==> inputs of run a <==
==> flow/design.v (excerpt) <==
module asx_soupbintcp_itch (
    input  wire        clk,
    input  wire        rst,
    input  wire        ip_payload_valid,
    input  wire [7:0]  ip_payload_data,
    input  wire        ip_payload_start,
    input  wire        ip_payload_end,
    output wire [15:0] tcp_src_port,
    output wire [15:0] tcp_dst_port,
    output wire [31:0] tcp_seq_num,
    output wire [31:0] tcp_ack_num,
    output wire [3:0] tcp_data_offset,
    output wire [7:0] tcp_flags,
    output wire [15:0] tcp_window,
    output wire tcp_flag_syn,
    output wire tcp_flag_ack,
    output wire tcp_flag_fin,
    output wire tcp_flag_rst,
    output wire tcp_flag_psh,
    output wire tcp_header_valid,
    output wire tcp_parse_error,
    output wire session_active,
    output wire [63:0] session_sequence,
    output wire [7:0] pkt_type,
    output wire pkt_type_valid,
    output wire pkt_heartbeat,
    output wire pkt_login_accepted,
    output wire pkt_login_rejected,
    output wire pkt_end_session,
    output wire [31:0] seq_data_count,
    output wire [31:0] heartbeat_count,
    output wire parse_error,
    output wire msg_valid,
    output wire [7:0] msg_type,
    output wire msg_error,
  ...
clock: 1.25 ns
lec_check: 0
abc_area: 1
cap_margin: 20
core_margin: 2
core_utilization: 72
cts_cluster_diameter: 397
place_density: 0.36
slew_margin: 20
run.sh (not shown) runs the stock make flow with config.mk's settings and CLKGATE_MAP_FILE=.
==> run b (differences from run a) <==
ABC_AREA = not set   (was 1)
CORE_ASPECT_RATIO = 0.5   (was not set)
CORE_UTILIZATION = 62   (was 72)
CTS_CLUSTER_DIAMETER = not set   (was 397)
PLACE_DENSITY = not set   (was 0.36)
==> flow/constraint.sdc (replaced) <==
create_clock -name core_clock -period 2.51 [get_ports {clk}]
set_input_delay 0.5020 -clock core_clock [delete_from_list [all_inputs] [get_ports {clk}]]
set_output_delay 0.5020 -clock core_clock [all_outputs]
set_load 0.01 [all_outputs]
==> impl_metrics.tcl <==
# metrics dict for downstream scripts
set metrics [dict create \
    run_status "stopped before the end" \
    aoi_share_pct 9.85 \
    design.die.area_mm2 0.0461 \
    flow.stopped_at "detailed placement (3_5_place_dp)" \
    core_region_area_mm2 0.0440 \
    place_congestion 1.03 \
    run.stop_error "[ERROR DPL-0038] Utilization greater than 100%, impossible to legalize" \
    yosys-stat-area_mm2 0.0319 \
    adder_cell_fraction_of_synth_area_pct 1.76 \
    synth.area.top_cells "sky130_fd_sc_hd__edfxtp_1 31%, sky130_fd_sc_hd__dfxtp_1 27%, sky130_fd_sc_hd__nand2_1 7.6%" \
    sequential_cell_area_fraction_in_the_yosys_report_pct 58.3 \
    synth.cellmix.simpleShare_pct 21.0 \
    synth.mux.area_fraction_pct 0 \
    ys_top_cells_by_count "645 x sky130_fd_sc_hd__nand2_1, 436 x sky130_fd_sc_hd__dfxtp_1, 423 x sky130_fd_sc_hd__inv_1, 418 x sky130_fd_sc_hd__nor2_1, 329 x sky130_fd_sc_hd__edfxtp_1" \
]
Source of the figures above: run a

==> impl_metrics.tcl <==
# flow metrics
set metrics [dict create \
    adder_cell_fraction_of_synth_area_pct 1.90 \
    aoi_share_pct 6.40 \
    synth.mux.area_fraction_pct 2.04 \
    ys_top_cells_by_count "436 x sky130_fd_sc_hd__dfxtp_1, 350 x sky130_fd_sc_hd__nor2_1, 329 x sky130_fd_sc_hd__edfxtp_1, 286 x sky130_fd_sc_hd__nand2_1, 178 x sky130_fd_sc_hd__a21oi_1" \
    place_congestion 0.906 \
    timing.final.ws_setup_ns -0.277 \
    run_status "finished with violations" \
    core_region_area_mm2 0.0470 \
    design.die.area_mm2 0.0497 \
    sequential_cell_area_fraction_in_the_yosys_report_pct 62.7 \
    violations "setup timing" \
    wirelength_met1_mm 33.8 \
    yosys-stat-area_mm2 0.0297 \
    synth.cellmix.simpleShare_pct 18.4 \
    clock_sink_count 765 \
    setup_violators_final 4 \
]
Source of the figures above: run b


---

==> wip/lagoon <==
asx_soupbintcp_itch again, from the RTL that the note above started with.
make LEC_CHECK=0 CAP_MARGIN=10 CORE_MARGIN=2 CORE_UTILIZATION=70 CTS_CLUSTER_DIAMETER=190 CTS_CLUSTER_SIZE=36 SETUP_SLACK_MARGIN=1.04 SLEW_MARGIN=20 finish   # period 3.55 ns
==> wip/pepper (differences from wip/lagoon) <==
Settings changed: CAP_MARGIN 10 to 20, CTS_CLUSTER_DIAMETER 190 to not set, CTS_CLUSTER_SIZE 36 to not set, SETUP_SLACK_MARGIN 1.04 to not set.
==> flow/constraint.sdc (replaced) <==
create_clock -name core_clock -period 1.45 [get_ports {clk}]
set_input_delay 0.2900 -clock core_clock [delete_from_list [all_inputs] [get_ports {clk}]]
set_output_delay 0.2900 -clock core_clock [all_outputs]
set_load 0.01 [all_outputs]
==> wip/zinc (differences from wip/lagoon) <==
Settings changed: CAP_MARGIN 10 to 20, CORE_UTILIZATION 70 to 40, CTS_CLUSTER_DIAMETER 190 to 120, CTS_CLUSTER_SIZE 36 to not set, PLACE_DENSITY_LB_ADDON set to 0.21, SETUP_SLACK_MARGIN 1.04 to 1.32.
==> flow/constraint.sdc (replaced) <==
create_clock -name core_clock -period 5.0 [get_ports {clk}]
set_input_delay 1.0000 -clock core_clock [delete_from_list [all_inputs] [get_ports {clk}]]
set_output_delay 1.0000 -clock core_clock [all_outputs]
set_load 0.01 [all_outputs]
==> comparison <==
- wip/lagoon died in global routing. wip/pepper failed in detailed placement with DPL-0038. wip/zinc completed without violations.
- In synthesized cell count, wip/lagoon and wip/pepper do not differ.
- Between wip/pepper and wip/zinc, the lower die size is in wip/pepper (gap about 40%, measured against wip/zinc).
- In synthesized area, wip/zinc and wip/pepper do not differ.
